## reservation_station
module reservation_station #(
    parameter int  RS_DEPTH   = 8
)(
    input  logic      clk_i,
    input  logic      rst_i,
    input  logic      recover_i,
    input  logic      disp_valid_i,
    output logic      disp_ready_o,
    input  logic [RS_ENTRY_W-1:0] disp_entry_i,    
    output logic      issue_valid_o,
    input  logic      issue_ready_i,
    output logic [RS_ENTRY_W-1:0] issue_entry_o,   
    input  logic       cdb_valid_i,
    input  logic [6:0] cdb_tag_i
);
Size in the first run: ~9900 cells after synthesis, ~420 I/O pins.
Settings: LEC_CHECK=0, CAP_MARGIN=20, CORE_MARGIN=4, CORE_UTILIZATION=35, PLACE_DENSITY=0.55, SETUP_SLACK_MARGIN=1.07, SLEW_MARGIN=20; clock period 5.9 ns.
run.sh (not shown) runs the stock make flow with config.mk's settings and CLKGATE_MAP_FILE=.
The baseline passed the timing, DRC and antenna checks.
Edit:
- CORE_MARGIN: 4 -> 2
- CORE_UTILIZATION: 35 -> 72
- CTS_CLUSTER_DIAMETER: not set -> 396
- CTS_CLUSTER_SIZE: not set -> 14
- PLACE_DENSITY: 0.55 -> not set
- SETUP_SLACK_MARGIN: 1.07 -> 0.49
- clock period: 5.9 -> 3.3 ns (I/O delays scaled with it)
Result:
- cell count went down by about 13%
- setup slack is worse by 1.0 ns
- core utilization went up by 41 points
- count of clock-buffer cells in the layout went down by 151
- power went up by about 54%
- design area went down by about 2.6%
- die area went down by 52%
- flip-flop count is unchanged
- wire length went down by about 11%
Edit:
- CORE_MARGIN: 2 -> 4
- CORE_UTILIZATION: 72 -> 59
- CTS_CLUSTER_DIAMETER: 396 -> not set
- CTS_CLUSTER_SIZE: 14 -> 99
- PLACE_DENSITY: not set -> 0.55
- SETUP_SLACK_MARGIN: 0.49 -> not set
- clock period: 3.3 -> 4.05 ns (I/O delays scaled with it)
Result: The changed run passed the timing, DRC and antenna checks; core utilization falls by 14 points; non-clock buffer count falls by 46; cell area rises slightly; via count falls by a few percent; flip-flop count does not change; worst setup slack loses 0.082 ns; cell count rises by a few percent; critical path depth falls by 1.
Edit:
- CORE_UTILIZATION: 59 -> 35
- CTS_CLUSTER_SIZE: 99 -> not set
- clock period: 4.05 -> 10.0 ns (I/O delays scaled with it)
The changed run went through all stages and came out clean.
Via count came out lower by 2.1%.
Wire length climbs by 9.2%.
Global-route usage came out lower by 14 points.
Sequential cell count stays the same.
Cell count rises by about 10%.
Power came out lower by about 60%.
Setup slack improves by 4.0 ns.
Clock-buffer cell count grows by 11.
Sequential power went down by about 60%.


## alpha
The RTL this note starts from:
==> flow/design.v <==
`timescale 1ns / 1ns
    localparam int PREGS   = 128;
    localparam int PREG_W  = $clog2(PREGS);    
    localparam int ROB_DEPTH = 16;
    localparam int ROB_PTR_W = $clog2(ROB_DEPTH);
    typedef enum logic [3:0] {
        NA,
        ADD,
        SUB,
        ANDD,
        ORR,
        RSHIFT,
        SLTIU,
        LUI
    } ALUCTRL;
    typedef enum logic [3:0] {
        NOFUNC,
        ALU,
        MEM,
        BRANCH
    } FUNCU;
    typedef enum logic {
        BHW,
        WORD
    } MEMDATATYPE;
    typedef enum logic {
        STORE,
        LOAD
    } LOADSTORE;
    typedef struct packed {
        logic [31:0] instr;
        logic [31:0] pc;
    } fetch_t;
    typedef struct packed {
        logic [31:0] instr;
        logic [31:0] pc;         
        logic [6:0]  opcode;
        logic [4:0]  rs1;        
        logic        rs1Used;
        logic [4:0]  rs2;
        logic        rs2Used;
        logic [4:0]  rd;
        logic        rdUsed;
        logic [31:0] imm;
        logic        immUsed;
        logic        spec;
        logic        lsType;     
        logic        loadStore;  
        logic        branch;
        logic        jump;
        logic        speculative;
        logic [3:0]  aluop;
        logic [3:0]  funcU;
    } decode_t;
    typedef struct packed {
        logic [PREG_W-1:0] rs1;
        logic [PREG_W-1:0] rs2;
        logic [PREG_W-1:0] rd;
        logic [PREG_W-1:0] old_rd;
        logic [4:0] arch_rd;
        logic [31:0] pc;
        logic [6:0]  opcode;
        logic [31:0] imm;
        logic        imm_used;
        logic        rd_used;
        logic [3:0]  aluop;
        logic [3:0]  funcU;
        logic [1:0]  load_store_type;    
        logic        speculative;
        logic        jump;
        logic        branch;
    } rename_t;
    typedef struct packed {
        logic        valid;
        logic        ready;
        logic [PREG_W-1:0] rs1;
        logic [PREG_W-1:0] rs2;
        logic [PREG_W-1:0] rd;
        logic [PREG_W-1:0] old_rd;
        logic [ROB_PTR_W-1:0] ROB_tag;
        logic [ROB_PTR_W-1:0] ROB_tag_clone;  
        logic [31:0] pc;
        logic [6:0]  opcode;
        logic [31:0] imm;
        logic        imm_used;
        logic        rd_used;
        logic [3:0]  aluop;
        logic [3:0]  funcU;
        logic [1:0]  load_store_type;
        logic        speculative;
        logic        jump;
        logic        branch;
        logic [31:0] rs1_val;
        logic [31:0] rs2_val;
        logic        rs1_rdy;
        logic        rs2_rdy;
        logic [6:0]  rs1_tag;    
        logic [6:0]  rs2_tag;
    } rs_entry_t;
    typedef rs_entry_t dispatch_t;
    typedef struct packed {
        logic        valid;
        logic        completed;
        logic        has_dest;
        logic [4:0]        arch_rd;
        logic [PREG_W-1:0] dest_preg;
        logic [PREG_W-1:0] old_preg;
        logic        is_branch;
        logic [31:0] pc;
    } rob_entry_t;
    typedef struct packed {
        logic [PREG_W-1:0] rd_addr;
        logic [31:0] rs1_val;
        logic rs1_used;
        logic [31:0] rs2_val;
        logic rs2_used;
        logic [31:0] imm_val;
        logic imm_used;
        logic [3:0] aluop;
        logic [ROB_PTR_W-1:0] ROB_tag;
    } alu_entry_t;
    typedef struct packed {
        logic [PREG_W-1:0] rd_addr;
        logic [31:0] rd_val;
        logic completed;
        logic [ROB_PTR_W-1:0] ROB_tag;
    } alu_out_t;
    typedef struct packed {
        logic [PREG_W-1:0] rd_addr;
        logic [31:0] rs1_val;
        logic rs1_used;
        logic [31:0] rs2_val;
        logic rs2_used;
        logic [31:0] imm_val;
        logic imm_used;
        logic jump;
        logic branch;
        logic [31:0] pc;
        logic took_branch;
        logic [ROB_PTR_W-1:0] ROB_tag;
    } branch_entry_t;
    typedef struct packed {
        logic [PREG_W-1:0] rd_addr;
        logic [31:0] rd_val;
        logic [31:0] dest_addr;
        logic branch_taken;  
        logic completed;
        logic mispredict;
        logic [ROB_PTR_W-1:0] ROB_tag;
    } branch_out_t;
    typedef struct packed {
        logic [PREG_W-1:0] rd_addr;
        logic [31:0] rs1_val;
        logic rs1_used;
        logic [31:0] rs2_val;
        logic rs2_used;
        logic [31:0] imm_val;
        logic imm_used;
        logic lsType;  
        logic loadStore;  
        logic [31:0] pc;
        logic [ROB_PTR_W-1:0] ROB_tag;
    } lsu_entry_t;
    typedef struct packed {
        logic [PREG_W-1:0] rd_addr; 
        logic [31:0] rd_val;
        logic completed;
        logic [ROB_PTR_W-1:0] ROB_tag;
    } lsu_out_t;
    typedef struct packed {
        logic [PREG_W-1:0] rd_addr;      
        logic [31:0]       rd_val;       
        logic              completed;    
        logic              mispredict;   
        logic [ROB_PTR_W-1:0] ROB_tag;  
        logic              branch_taken;  
        logic [31:0]       dest_addr;     
        logic [1:0]        src_fu;        
    } wb_packet_t;
    localparam int RS_ENTRY_W     = 204;    
    localparam int FETCH_T_W      = 64;
    localparam int DECODE_T_W     = 136;
    localparam int RENAME_T_W     = 119;
    localparam int ALU_OUT_T_W    = 44;
    localparam int BRANCH_OUT_T_W = 78;
    localparam int LSU_OUT_T_W    = 44;
`timescale 1ns / 1ns
module prioritydecoder 
#(
    parameter WIDTH = 4
)(
    input logic [WIDTH-1:0] in,
    output logic [$clog2(WIDTH)-1:0] out,
    output logic valid
);
    always_comb begin
        valid = 1'b0;
        out   = '0;
        for (int i = WIDTH-1; i >= 0; i--) begin
            if (in[i] && !valid) begin
                valid = 1'b1;
                out   = i[$clog2(WIDTH)-1:0];  
            end
        end
    end
endmodule
`timescale 1ns / 1ns
 `timescale 1ns / 1ns
module reservation_station #(
    parameter int  RS_DEPTH   = 8
)(
    input  logic      clk_i,
    input  logic      rst_i,
    input  logic      recover_i,
    input  logic      disp_valid_i,
    output logic      disp_ready_o,
    input  logic [RS_ENTRY_W-1:0] disp_entry_i,    
    output logic      issue_valid_o,
    input  logic      issue_ready_i,
    output logic [RS_ENTRY_W-1:0] issue_entry_o,   
    input  logic       cdb_valid_i,
    input  logic [6:0] cdb_tag_i
);
    logic [RS_ENTRY_W-1:0] entries [RS_DEPTH];      
    rs_entry_t rd_tmp;                  
    rs_entry_t nx_tmp;                  
    logic [RS_ENTRY_W-1:0] entries_n [RS_DEPTH];
    logic [RS_DEPTH-1:0] valid_vec;
    logic [RS_DEPTH-1:0] ready_vec;
    always_comb begin
        for (int i = 0; i < RS_DEPTH; i++) begin
            rd_tmp       = entries[i];
            valid_vec[i] = rd_tmp.valid;
            ready_vec[i] = rd_tmp.rs1_rdy & rd_tmp.rs2_rdy;  
        end
    end
    logic [RS_DEPTH-1:0] free_mask; 
    assign free_mask = ~valid_vec;
    logic [$clog2(RS_DEPTH)-1:0] free_idx;
    logic have_free;
    prioritydecoder #(.WIDTH(RS_DEPTH)) u_dec_free (
        .in   (free_mask),
        .out  (free_idx),
        .valid(have_free)
    );
    assign disp_ready_o = have_free && !recover_i;
    wire do_insert = disp_valid_i && disp_ready_o;
    logic [RS_DEPTH-1:0] issue_mask;
    assign issue_mask = valid_vec & ready_vec;
    logic [$clog2(RS_DEPTH)-1:0] issue_idx;
    logic have_issue;
    prioritydecoder #(.WIDTH(RS_DEPTH)) u_dec_issue (
        .in   (issue_mask),
        .out  (issue_idx),
        .valid(have_issue)
    );
    logic                          hold_valid;      
    rs_entry_t                      hold_entry;      
    logic [$clog2(RS_DEPTH)-1:0]    hold_idx;        
    wire cand_valid = have_issue && !recover_i;      
    wire do_issue   = issue_valid_o && issue_ready_i;  
    always_ff @(posedge clk_i or posedge rst_i) begin
        if (rst_i) begin
            hold_valid <= 1'b0;                     
            hold_entry <= '0;                       
            hold_idx   <= '0;                       
        end else if (recover_i) begin
            hold_valid <= 1'b0;
            hold_entry <= '0;
            hold_idx   <= '0;
        end else begin
            if (!hold_valid && cand_valid) begin    
                hold_valid <= 1'b1;                 
                hold_entry <= entries[issue_idx];   
                hold_idx   <= issue_idx;            
            end
            if (hold_valid && issue_ready_i) begin  
                hold_valid <= 1'b0;                 
            end
        end
    end
    assign issue_valid_o = hold_valid && !recover_i;       
    assign issue_entry_o = hold_valid ? hold_entry : '0;   
    always_comb begin
        for (int i = 0; i < RS_DEPTH; i++) begin
            nx_tmp = entries[i];
            if (cdb_valid_i && nx_tmp.valid) begin
                if (!nx_tmp.rs1_rdy && (nx_tmp.rs1_tag == cdb_tag_i))
                    nx_tmp.rs1_rdy = 1'b1;
                if (!nx_tmp.rs2_rdy && (nx_tmp.rs2_tag == cdb_tag_i))
                    nx_tmp.rs2_rdy = 1'b1;
            end
            if (do_insert && (free_idx == i)) begin
                nx_tmp       = disp_entry_i;
                nx_tmp.valid = 1'b1;
            end
            if (do_issue && !(do_insert && (hold_idx == free_idx)) && (hold_idx == i)) begin
                nx_tmp.valid   = 1'b0;
                nx_tmp.rs1_rdy = 1'b0;
                nx_tmp.rs2_rdy = 1'b0;
            end
            entries_n[i] = nx_tmp;
        end
    end
    always_ff @(posedge clk_i or posedge rst_i) begin
        if (rst_i) begin
            for (int i = 0; i < RS_DEPTH; i++) begin
                entries[i] <= '0;
            end
        end else if (recover_i) begin
            for (int i = 0; i < RS_DEPTH; i++) begin
                entries[i] <= '0;
            end
        end else begin
            for (int i = 0; i < RS_DEPTH; i++) begin
                entries[i] <= entries_n[i];
            end
        end
    end
endmodule
export LEC_CHECK = 0
export CAP_MARGIN = 20
export CORE_MARGIN = 2
export CORE_UTILIZATION = 72
export CTS_CLUSTER_SIZE = 14
export HOLD_SLACK_MARGIN = -0.09
export SETUP_SLACK_MARGIN = 0.48
export SLEW_MARGIN = 20
create_clock -name core_clock -period 3.28 [get_ports {clk_i}]
alpha was carried through to the last stage, and its layout satisfied the timing, DRC and antenna checks.
Changes in beta relative to alpha:
- SETUP_SLACK_MARGIN no longer set, was 0.48
- CORE_UTILIZATION now 35, was 72
- CORE_MARGIN now 4, was 2
- PLACE_DENSITY now 0.55, previously not set
- CTS_CLUSTER_SIZE no longer set, was 14
- HOLD_SLACK_MARGIN no longer set, was -0.09
- the clock period (ns, I/O delays scaled along) now 5.9, was 3.28
[summary]
Per the comparison of beta with alpha, met1 wire length moved up, total power moved down, share of async-settable or async-resettable flops after synthesis level, number of flip-flops and latches level. beta finished all stages; the layout is clean. Compared with alpha, beta degrades cell area. alpha has lower setup slack than beta. Relative to alpha, full die area has increased by 0.13 mm2 in beta.
Changes in gamma relative to beta:
- CTS_CLUSTER_SIZE: unset -> 40
- PLACE_DENSITY: 0.55 -> unset
- CORE_UTILIZATION: 35 -> 72
- SETUP_SLACK_MARGIN: unset -> -0.48
- CORE_MARGIN: 4 -> 2
- the clock period (ns, I/O delays scaled along): 5.9 -> 7.21
Notes after the runs:
issue_entry_o[103] as the capturing element of the worst setup path was reported by beta, and issue_entry_o[0] by gamma.
Of gamma and beta, the lower internal power summed over all cells belongs to gamma.
Of the two values seen for largest power group, registers was produced by gamma and the clock network by beta.
Compared with beta, in gamma combined global-route utilization of all metal layers went up; peak supply drop went up; logic gate fraction of the total cell area went up; width of the die went down.
When the final numbers for gamma and beta were put side by side, the layout buffer count excluding clock buffers turned out to be greater in beta.
No activity file was given, so power comes from the tool's default toggle rates.
